== run A ==
## sdram_logger
module sdram_logger (
    input         clk,           
    input         rst_n,         
    input  [23:0] timestamp,     
    input  [79:0] geig_data,     
    input  [79:0] mag_data,      
    input         next_byte,     
    input  [15:0] sdram_dq_in,   
    output [15:0] sdram_dq_out,  
    output        sdram_dq_oe,   
    output [12:0] sdram_a,
    output [1:0]  sdram_ba,
    output        sdram_clk_en,
    output        sdram_cke,
    output        sdram_cs,
    output        sdram_ras,
    output        sdram_cas,
    output        sdram_we,
    output        sdram_dqml,
    output        sdram_dqmu,
    output [7:0]  byte_out       
);
For scale: roughly 3100 cells after synthesis, about 660 flip-flops, roughly 33000 um2 of cells after synthesis.
clock: 11.1 ns
lec_check: 0
cap_margin: 20
cell_pad_in_sites_global_placement: 2
core_margin: 2
core_utilization: 24
gpl_routability_driven: 1
max_routing_layer: met4
min_routing_layer: met1
place_density_lb_addon: 0.15
setup_slack_margin: 2.74
slew_margin: 15
tns_end_percent: 15
run.sh (not shown) runs the stock make flow with config.mk's settings and CLKGATE_MAP_FILE=.
Run A finished every stage and its layout cleared the timing, design-rule and antenna checks.
The following lists how run B was set up differently from run A:
Settings: removing MIN_ROUTING_LAYER (formerly met1); removing TNS_END_PERCENT (formerly 15); changing CORE_UTILIZATION from 24 to 40; changing SLEW_MARGIN from 15 to 20; removing CELL_PAD_IN_SITES_GLOBAL_PLACEMENT (formerly 2); removing PLACE_DENSITY_LB_ADDON (formerly 0.15); removing MAX_ROUTING_LAYER (formerly met4); removing SETUP_SLACK_MARGIN (formerly 2.74); removing GPL_ROUTABILITY_DRIVEN (formerly 1); changing the clock period (ns, I/O delays scaled along) from 11.1 to 11.7.
[summary]
- For run A, the worst setup path startpoint was timestamp[17], unlike run B, where it was timestamp[14].
- Run B gives more iteration-0 DRC count of the detailed router than run A did.
- Run B drops fewer vias than run A.
- When run B is set beside run A, its sequential share of layout area turns out to be 2.1 points larger.
Inputs modified between run B and run C:
Settings: the clock period (ns, I/O delays scaled along) changed from 11.7 to 13.1.
Re portion of the post-synthesis area used by sequential elements: no difference whatsoever between run B and run C. Diff run B..run C | total global routing track utilization | negligible. Of run B and run C, the run reporting the lower highest fanout seen on the critical path was run B. Between run C and run B, the sequential cell fraction of total power figures differ only marginally.
Modified inputs, run D compared to run C
Settings: a change of CORE_UTILIZATION from 40 to 70; a change of CAP_MARGIN from 20 to 15; an added CTS_CLUSTER_SIZE of 33; a change of the clock period (ns, I/O delays scaled along) from 13.1 to 7.25.
--- outcome ---
Across run C and run D, a clean result was obtained everywhere but in run D. Although it ran to completion, run D produced a layout that fails the final checks because of setup timing. Number of well taps was lower in the run labelled run D. A most used routing layer of met2 is what run D shows, while met1 belongs to run C. Relative to run C, routing usage on met1 has increased by 23 points in run D. Compared to run C, the router laid down more metal wire for run D. Instance area at placement ended up 150 um2 higher on run D than on run C.

sdram_logger again, from the RTL that the note above started with.
==> flow/design.v (excerpt) <==
module sdram_logger (
    input         clk,           
    input         rst_n,         
    input  [23:0] timestamp,     
    input  [79:0] geig_data,     
    input  [79:0] mag_data,      
    input         next_byte,     
    input  [15:0] sdram_dq_in,   
    output [15:0] sdram_dq_out,  
    output        sdram_dq_oe,   
    output [12:0] sdram_a,
    output [1:0]  sdram_ba,
    output        sdram_clk_en,
    output        sdram_cke,
    output        sdram_cs,
    output        sdram_ras,
    output        sdram_cas,
    output        sdram_we,
    output        sdram_dqml,
    output        sdram_dqmu,
    output [7:0]  byte_out       
);
clock: 14.0 ns
lec_check: 0
cap_margin: 15
cell_pad_in_sites_detail_placement: 2
core_margin: 2
core_utilization: 40
gpl_routability_driven: 0
gpl_timing_driven: 0
setup_slack_margin: 4.07
slew_margin: 20
Change:
==> flow/config.mk (replaced) <==
export PLATFORM = sky130hd
export DESIGN_NAME = sdram_logger
export DESIGN_NICKNAME = sdram_logger
export VERILOG_FILES = /design/flow/design.v
export SDC_FILE = /design/flow/constraint.sdc
export NUM_CORES = 4
export LEC_CHECK = 0
export ABC_AREA = 0
export CAP_MARGIN = 5
export CORE_ASPECT_RATIO = 0.96
export CORE_MARGIN = 2
export CORE_UTILIZATION = 40
export CTS_CLUSTER_DIAMETER = 202
export CTS_CLUSTER_SIZE = 13
export MAX_ROUTING_LAYER = met4
export SLEW_MARGIN = 20
export TNS_END_PERCENT = 40
Result:
- register-to-register slack gets better by 50 ps
- total power fell by about a fifth
- first-iteration DRC count fell by well over a third
- global-route usage fell by 17 points
- via count fell by a quarter to a third
- die size is about the same
- clock power fell by a quarter to a third
- hold slack gets worse by 67 ps
- synthesized cell count does not change
Change:
==> flow/config.mk (replaced) <==
export PLATFORM = sky130hd
export DESIGN_NAME = sdram_logger
export DESIGN_NICKNAME = sdram_logger
export VERILOG_FILES = /design/flow/design.v
export SDC_FILE = /design/flow/constraint.sdc
export NUM_CORES = 4
export LEC_CHECK = 0
export CAP_MARGIN = 20
export CORE_MARGIN = 2
export CORE_UTILIZATION = 40
export SLEW_MARGIN = 20
==> flow/constraint.sdc (replaced) <==
create_clock -name core_clock -period 14.3 [get_ports {clk}]
set_input_delay 2.8600 -clock core_clock [delete_from_list [all_inputs] [get_ports {clk}]]
set_output_delay 2.8600 -clock core_clock [all_outputs]
set_load 0.01 [all_outputs]
Result:
- non-clock buffer count shrinks by 3
- synthesized area is unchanged
- via count grows by 0.73%
- cell area grows by 2.7%
- synthesized cell count stays the same
- clock-buffer cell count grows by 9
Change:
--- a/flow/config.mk
+++ b/flow/config.mk
@@ -8,4 +8,6 @@
 export CAP_MARGIN = 20
 export CORE_MARGIN = 2
-export CORE_UTILIZATION = 40
+export CORE_UTILIZATION = 67
+export CTS_CLUSTER_DIAMETER = 400
+export PLACE_DENSITY = 0.39
 export SLEW_MARGIN = 20
==> flow/constraint.sdc (replaced) <==
create_clock -name core_clock -period 7.29 [get_ports {clk}]
set_input_delay 1.4580 -clock core_clock [delete_from_list [all_inputs] [get_ports {clk}]]
set_output_delay 1.4580 -clock core_clock [all_outputs]
set_load 0.01 [all_outputs]
=>
- This time the run reached the layout checks and failed them: negative setup slack
- area after synthesis does not change
- die size falls by 40%
- critical path depth rose by 1
- total power goes up by 84%
- core utilization rose by 33 points
Change:
--- a/flow/config.mk
+++ b/flow/config.mk
@@ -8,6 +8,5 @@
 export CAP_MARGIN = 20
 export CORE_MARGIN = 2
-export CORE_UTILIZATION = 67
-export CTS_CLUSTER_DIAMETER = 400
-export PLACE_DENSITY = 0.39
+export CORE_UTILIZATION = 71
+export CTS_CLUSTER_SIZE = 36
 export SLEW_MARGIN = 20
==> flow/constraint.sdc (replaced) <==
create_clock -name core_clock -period 10.6 [get_ports {clk}]
set_input_delay 2.1200 -clock core_clock [delete_from_list [all_inputs] [get_ports {clk}]]
set_output_delay 2.1200 -clock core_clock [all_outputs]
set_load 0.01 [all_outputs]
After rerunning: Now the flow finished clean; routed wire length went up by 1.9%; cell area decreases by 2.0%; power falls by 31%; area after synthesis does not change; synthesized cell count stays the same; worst setup slack improved by 600 ps; combinational power shrinks by 31%; non-clock buffer count goes down by 60.

sdram_logger again, from the RTL that the note above started with.
make LEC_CHECK=0 CAP_MARGIN=15 CORE_MARGIN=2 CORE_UTILIZATION=72 CTS_CLUSTER_DIAMETER=27 CTS_CLUSTER_SIZE=35 HOLD_SLACK_MARGIN=-0.09 SETUP_SLACK_MARGIN=0.31 SLEW_MARGIN=20 TNS_END_PERCENT=5 finish   # period 7.29 ns
The starting point finished but fails on negative setup slack.
Then changed:
Settings changed: CAP_MARGIN 15 to 20, CORE_UTILIZATION 72 to 66, CTS_CLUSTER_DIAMETER 27 to 388, CTS_CLUSTER_SIZE 35 to default, HOLD_SLACK_MARGIN -0.09 to default, PLACE_DENSITY from default to 0.35, SETUP_SLACK_MARGIN 0.31 to default, TNS_END_PERCENT 5 to default.
After rerunning:
- The new run completed and failed the layout checks on negative setup slack
- setup slack improved by 0.14 ns
- clock skew shrinks by 0.0034 ns
- total power shrinks by 26%
- design area shrinks by 5.9%
- die size grows by 8.9%
- via count shrinks by 14%
- worst hold slack improved by 0.0031 ns
- non-clock buffer count grows by 6
- routed wire length shrinks by 24%
- area after synthesis does not change
Then changed:
Settings changed: CAP_MARGIN 20 to 15, CORE_UTILIZATION 66 to 72, CTS_CLUSTER_DIAMETER 388 to 27, CTS_CLUSTER_SIZE from default to 35, HOLD_SLACK_MARGIN from default to -0.09, PLACE_DENSITY 0.35 to default, SETUP_SLACK_MARGIN from default to 0.38, TNS_END_PERCENT from default to 100.
The new run produced a layout that fails on negative setup slack; global-route usage goes up by 14 points; setup slack gains 0.067 ns; combinational power goes up by roughly a tenth; via count goes up by about a fifth; sequential share of layout area goes down by 3.3 points; register-to-register slack gains 0.10 ns; critical path depth goes up by 1; non-clock buffer count goes up by 10; power goes up by well over a third; cell area goes up by a little under a tenth.
Then changed:
Settings changed: CAP_MARGIN 15 to 20, CORE_UTILIZATION 72 to 40, CTS_CLUSTER_DIAMETER 27 to default, CTS_CLUSTER_SIZE 35 to default, HOLD_SLACK_MARGIN -0.09 to default, SETUP_SLACK_MARGIN 0.38 to default, TNS_END_PERCENT 100 to default.
Clock period 7.29 ns to 14.0 ns, I/O delays scaled along.
With this change the flow finished with timing, DRC and antenna clean. Clock skew went down by 0.017 ns. Register-to-register slack improves by 2.9 ns. Clock-buffer cell count came out lower by 75. Hold slack degrades by 0.018 ns. Flip-flop count is unchanged. Setup slack is better by 1.2 ns. Via count goes down by 21%.

Starting RTL as in the previous note.
## sdram_logger
module sdram_logger (
    input         clk,           
    input         rst_n,         
    input  [23:0] timestamp,     
    input  [79:0] geig_data,     
    input  [79:0] mag_data,      
    input         next_byte,     
    input  [15:0] sdram_dq_in,   
    output [15:0] sdram_dq_out,  
    output        sdram_dq_oe,   
    output [12:0] sdram_a,
    output [1:0]  sdram_ba,
    output        sdram_clk_en,
    output        sdram_cke,
    output        sdram_cs,
    output        sdram_ras,
    output        sdram_cas,
    output        sdram_we,
    output        sdram_dqml,
    output        sdram_dqmu,
    output [7:0]  byte_out       
);
wire        sdram_status;
wire [15:0] data_read;
wire        next_read, next_write, read_cmd;
wire [15:0] mc_data_out;
wire [1:0]  mc_ba_out, mc_cmd_out;
wire [8:0]  mc_col_out;
wire [12:0] mc_row_out;
wire [1:0]  ba_read, ba_write;
wire [8:0]  col_read, col_write;
wire [12:0] row_read, row_write;
memory_controller memory_controller_0(
    .CLK_48MHZ    ( clk ),
    .RESET        ( rst_n ),
    .SDRAM_STATUS ( sdram_status ),
    .READ_CMD     ( read_cmd ),
    .GEIG_DATA    ( geig_data ),
    .MAG_DATA     ( mag_data ),
    .BA_READ      ( ba_read ),
    .COL_READ     ( col_read ),
  ...
export LEC_CHECK = 0
export CAP_MARGIN = 15
export CORE_MARGIN = 2
export CORE_UTILIZATION = 72
export CTS_CLUSTER_DIAMETER = 27
export CTS_CLUSTER_SIZE = 35
export HOLD_SLACK_MARGIN = -0.09
export SETUP_SLACK_MARGIN = 0.38
export SLEW_MARGIN = 20
export TNS_END_PERCENT = 5
create_clock -name core_clock -period 7.29 [get_ports {clk}]
The baseline reached the layout checks and failed them: setup timing.
Edit:
Settings changed: CAP_MARGIN 15 to 20, CORE_UTILIZATION 72 to 40, CTS_CLUSTER_DIAMETER 27 to unset, CTS_CLUSTER_SIZE 35 to unset, HOLD_SLACK_MARGIN -0.09 to unset, SETUP_SLACK_MARGIN 0.38 to unset, TNS_END_PERCENT 5 to unset.
Clock period 7.29 ns to 21.4 ns, I/O delays scaled along.
What happened: The new run went through all stages and came out clean. Cell count rose by 5.9%. Power came out lower by 75%. Setup slack gains 3.2 ns. Core utilization falls by 45 points. First-iteration DRC count fell by 69%. Routed wire length decreases by 26%. Synthesized cell count does not change. Via count drops by 22%. Global-route usage shrinks by 32 points. Non-clock buffer count drops by 94. Register-to-register slack is better by 6.6 ns.
Edit:
Settings changed: CORE_UTILIZATION 40 to 58.
Clock period 21.4 ns to 7.25 ns, I/O delays scaled along.
After rerunning: The changed run finished with setup timing left. Worst setup slack gets worse by 3.4 ns. Global-route usage is higher by 9.4 points. Hold slack gets better by 0.0032 ns. Final area is higher by 1.4%. Utilization is higher by 22 points. Die area is lower by 31%. Count of clock-buffer cells in the layout is lower by 11.
Edit:
Settings changed: CAP_MARGIN 20 to 15, CORE_UTILIZATION 58 to 70, CTS_CLUSTER_DIAMETER set to 29, CTS_CLUSTER_SIZE set to 33, SETUP_SLACK_MARGIN set to 2.16.
Outcome: This time the run did not get past 5_1_grt, error GRT-0232. Area after synthesis stays the same. Synthesized cell count is unchanged. Die area decreases by 17%.

job 3266:
Starting RTL as in the previous note.
make LEC_CHECK=0 ABC_AREA=0 CAP_MARGIN=5 CELL_PAD_IN_SITES_DETAIL_PLACEMENT=1 CELL_PAD_IN_SITES_GLOBAL_PLACEMENT=0 CORE_ASPECT_RATIO=0.92 CORE_MARGIN=5 CORE_UTILIZATION=40 CTS_CLUSTER_SIZE=87 GPL_ROUTABILITY_DRIVEN=0 MAX_ROUTING_LAYER=met5 MIN_ROUTING_LAYER=met2 PLACE_DENSITY=0.47 SETUP_SLACK_MARGIN=1.56 SLEW_MARGIN=10 TNS_END_PERCENT=40 finish   # period 7.76 ns
From the logs: job 3266 reached the end of the flow and failed the layout checks with setup timing.
Input changes introduced in job 3476 (baseline for comparison: job 3266):
# job 3266
export LEC_CHECK = 0
export ABC_AREA = 0
export CAP_MARGIN = 5
export CELL_PAD_IN_SITES_DETAIL_PLACEMENT = 1
export CELL_PAD_IN_SITES_GLOBAL_PLACEMENT = 0
export CORE_ASPECT_RATIO = 0.92
export CORE_MARGIN = 5
export CORE_UTILIZATION = 40
export CTS_CLUSTER_SIZE = 87
export GPL_ROUTABILITY_DRIVEN = 0
export MAX_ROUTING_LAYER = met5
export MIN_ROUTING_LAYER = met2
export PLACE_DENSITY = 0.47
export SETUP_SLACK_MARGIN = 1.56
export SLEW_MARGIN = 10
export TNS_END_PERCENT = 40
create_clock -name core_clock -period 7.76 [get_ports {clk}]
# job 3476
export LEC_CHECK = 0
export ABC_AREA = 0
export CAP_MARGIN = 20
export CELL_PAD_IN_SITES_DETAIL_PLACEMENT = 0
export CELL_PAD_IN_SITES_GLOBAL_PLACEMENT = 3
export CORE_ASPECT_RATIO = 0.92
export CORE_MARGIN = 2
export CORE_UTILIZATION = 27
export CTS_CLUSTER_SIZE = 87
export GPL_ROUTABILITY_DRIVEN = 0
export MAX_ROUTING_LAYER = met5
export PLACE_DENSITY = 0.48
export SETUP_SLACK_MARGIN = 1.56
export SLEW_MARGIN = 20
create_clock -name core_clock -period 7.76 [get_ports {clk}]
Results
The flow for job 3476 finished, though final verification flagged setup timing. Compared to job 3266, job 3476 shows a wider setup margin. Relative to job 3266, design internal power has increased by about 3.7% in job 3476. Summary — area overhead of the layout relative to synthesis, job 3476 relative to job 3266: higher, by 0.47 points. Summary of job 3476 over job 3266: number of clock buffers in the layout now sits higher, vias after detailed routing went down, routed wire length went up.
Inputs modified between job 3476 and job 8367:
# job 3476
export LEC_CHECK = 0
export ABC_AREA = 0
export CAP_MARGIN = 20
export CELL_PAD_IN_SITES_DETAIL_PLACEMENT = 0
export CELL_PAD_IN_SITES_GLOBAL_PLACEMENT = 3
export CORE_ASPECT_RATIO = 0.92
export CORE_MARGIN = 2
export CORE_UTILIZATION = 27
export CTS_CLUSTER_SIZE = 87
export GPL_ROUTABILITY_DRIVEN = 0
export MAX_ROUTING_LAYER = met5
export PLACE_DENSITY = 0.48
export SETUP_SLACK_MARGIN = 1.56
export SLEW_MARGIN = 20
create_clock -name core_clock -period 7.76 [get_ports {clk}]
# job 8367
export LEC_CHECK = 0
export ABC_AREA = 0
export CAP_MARGIN = 20
export CELL_PAD_IN_SITES_DETAIL_PLACEMENT = 0
export CELL_PAD_IN_SITES_GLOBAL_PLACEMENT = 0
export CORE_ASPECT_RATIO = 0.92
export CORE_MARGIN = 2
export CORE_UTILIZATION = 69
export CTS_CLUSTER_SIZE = 37
export GPL_ROUTABILITY_DRIVEN = 0
export MAX_ROUTING_LAYER = met5
export PLACE_DENSITY = 0.66
export SETUP_SLACK_MARGIN = 1.56
export SLEW_MARGIN = 20
create_clock -name core_clock -period 7.76 [get_ports {clk}]
Notes after the runs:
To summarise job 8367: no stage aborted, but the layout did not pass its checks, failing on setup timing.
Comparing the two runs side by side, job 8367 comes out behind job 3476 on peak ir drop on the vdd network.
Sort job 8367 and job 3476 by switching share of total power desc -> top: job 3476
Summary of the comparison: worst-case headroom to the max-slew limit is lower in job 8367, relative to job 3476.
When the final numbers for job 8367 and job 3476 were put side by side, the cell total after placement turned out to be greater in job 3476.
Job 8367: die size is 60% lower than what job 3476 reported.
Between job 3476 and job 8367, cell resize tally after clock tree synthesis increased.
The portion of total power attributed to combinational logic in job 8367 sits 0.4 points above the value recorded for job 3476.
The inputs of job 222 differ from those of job 8367 as listed below.
# job 8367
export LEC_CHECK = 0
export ABC_AREA = 0
export CAP_MARGIN = 20
export CELL_PAD_IN_SITES_DETAIL_PLACEMENT = 0
export CELL_PAD_IN_SITES_GLOBAL_PLACEMENT = 0
export CORE_ASPECT_RATIO = 0.92
export CORE_MARGIN = 2
export CORE_UTILIZATION = 69
export CTS_CLUSTER_SIZE = 37
export GPL_ROUTABILITY_DRIVEN = 0
export MAX_ROUTING_LAYER = met5
export PLACE_DENSITY = 0.66
export SETUP_SLACK_MARGIN = 1.56
export SLEW_MARGIN = 20
create_clock -name core_clock -period 7.76 [get_ports {clk}]
# job 222
export LEC_CHECK = 0
export ABC_AREA = 1
export CAP_MARGIN = 0
export CELL_PAD_IN_SITES_DETAIL_PLACEMENT = 1
export CELL_PAD_IN_SITES_GLOBAL_PLACEMENT = 0
export CORE_ASPECT_RATIO = 1.59
export CORE_MARGIN = 5
export CORE_UTILIZATION = 40
export CTS_CLUSTER_SIZE = 87
export GPL_ROUTABILITY_DRIVEN = 1
export GPL_TIMING_DRIVEN = 0
export MAX_ROUTING_LAYER = met4
export MIN_ROUTING_LAYER = met1
export PLACE_DENSITY_LB_ADDON = 0.15
export SETUP_SLACK_MARGIN = 1.56
export SLEW_MARGIN = 15
export TNS_END_PERCENT = 5
create_clock -name core_clock -period 7.76 [get_ports {clk}]
==> comparison <==
Taking job 8367 as the reference, in job 222 fraction of power consumed by the clock network now smaller; via count of the first global-routing pass climbed 4583; multi-input gate area in the final layout fell about 10%. In the reports for job 8367 and job 222, the larger pin count of the biggest net entering global routing belongs to job 8367. Wire length of job 222 exceeds that of job 8367 by more than 10%. Sequential share of layout area is higher on job 222. Non-clock buffer count sits higher in job 222 than in job 8367. Job 222 went all the way through the flow, and no timing, DRC or antenna check failed.
The following lists how job 4207 was set up differently from job 222:
# job 222
export LEC_CHECK = 0
export ABC_AREA = 1
export CAP_MARGIN = 0
export CELL_PAD_IN_SITES_DETAIL_PLACEMENT = 1
export CELL_PAD_IN_SITES_GLOBAL_PLACEMENT = 0
export CORE_ASPECT_RATIO = 1.59
export CORE_MARGIN = 5
export CORE_UTILIZATION = 40
export CTS_CLUSTER_SIZE = 87
export GPL_ROUTABILITY_DRIVEN = 1
export GPL_TIMING_DRIVEN = 0
export MAX_ROUTING_LAYER = met4
export MIN_ROUTING_LAYER = met1
export PLACE_DENSITY_LB_ADDON = 0.15
export SETUP_SLACK_MARGIN = 1.56
export SLEW_MARGIN = 15
export TNS_END_PERCENT = 5
create_clock -name core_clock -period 7.76 [get_ports {clk}]
# job 4207
export LEC_CHECK = 0
export ABC_AREA = 0
export CAP_MARGIN = 20
export CELL_PAD_IN_SITES_DETAIL_PLACEMENT = 1
export CELL_PAD_IN_SITES_GLOBAL_PLACEMENT = 0
export CORE_ASPECT_RATIO = 0.92
export CORE_MARGIN = 2
export CORE_UTILIZATION = 40
export CTS_CLUSTER_SIZE = 87
export GPL_ROUTABILITY_DRIVEN = 0
export MAX_ROUTING_LAYER = met5
export MIN_ROUTING_LAYER = met2
export PLACE_DENSITY = 0.47
export SETUP_SLACK_MARGIN = 1.56
export SLEW_MARGIN = 20
export TNS_END_PERCENT = 40
create_clock -name core_clock -period 7.76 [get_ports {clk}]
## What came out
Total negative setup slack is higher on job 222
Job 4207 vs job 222: worst setup slack down in job 4207
Job 4207 vs job 222, net switching power went up by 0.013 mW.
Growth of design area from synthesis to finish was higher in the run labelled job 4207.
In job 4207 the number of input and output port buffers inserted turned out 0.40% higher than in job 222.
Although job 4207 finished all stages, its layout failed final checks on setup timing.
Looking at critical path's slowest cell, the nor4_4 result is from job 222; the o21ai_0 one comes from job 4207.
The number of non-clock buffers in the layout in job 4207 sits 36 above the value recorded for job 222.
Job 222 → job 4207: share of power burned in combinational logic now smaller; clock power now larger.
Input changes introduced in job 7592 (baseline for comparison: job 4207):
# job 4207
export LEC_CHECK = 0
export ABC_AREA = 0
export CAP_MARGIN = 20
export CELL_PAD_IN_SITES_DETAIL_PLACEMENT = 1
export CELL_PAD_IN_SITES_GLOBAL_PLACEMENT = 0
export CORE_ASPECT_RATIO = 0.92
export CORE_MARGIN = 2
export CORE_UTILIZATION = 40
export CTS_CLUSTER_SIZE = 87
export GPL_ROUTABILITY_DRIVEN = 0
export MAX_ROUTING_LAYER = met5
export MIN_ROUTING_LAYER = met2
export PLACE_DENSITY = 0.47
export SETUP_SLACK_MARGIN = 1.56
export SLEW_MARGIN = 20
export TNS_END_PERCENT = 40
create_clock -name core_clock -period 7.76 [get_ports {clk}]
# job 7592
export LEC_CHECK = 0
export ABC_AREA = 1
export CAP_MARGIN = 0
export CELL_PAD_IN_SITES_DETAIL_PLACEMENT = 1
export CELL_PAD_IN_SITES_GLOBAL_PLACEMENT = 0
export CORE_ASPECT_RATIO = 1.59
export CORE_MARGIN = 5
export CORE_UTILIZATION = 40
export CTS_CLUSTER_SIZE = 94
export GPL_ROUTABILITY_DRIVEN = 1
export GPL_TIMING_DRIVEN = 0
export MAX_ROUTING_LAYER = met4
export MIN_ROUTING_LAYER = met1
export PLACE_DENSITY_LB_ADDON = 0.15
export SETUP_SLACK_MARGIN = 1.56
export SLEW_MARGIN = 15
export TNS_END_PERCENT = 90
create_clock -name core_clock -period 7.76 [get_ports {clk}]
Notes after the runs:
Job 7592 vs. job 4207: critical path depth grew by 3, met1 wire length moved up. A main kind of combinational logic by area of AND-OR/OR-AND gates is what job 4207 shows, while simple AND/OR/NAND/NOR gates belongs to job 7592. Instance tally after logic synthesis grows by more than 10% when moving from job 4207 to job 7592. On setup clock skew after layout: between job 7592 and job 4207, it ends up higher for job 4207. Having completed the whole flow, job 7592 delivered a layout that passed the timing, design-rule and antenna checks.
No activity file was given, so power comes from the tool's default toggle rates.
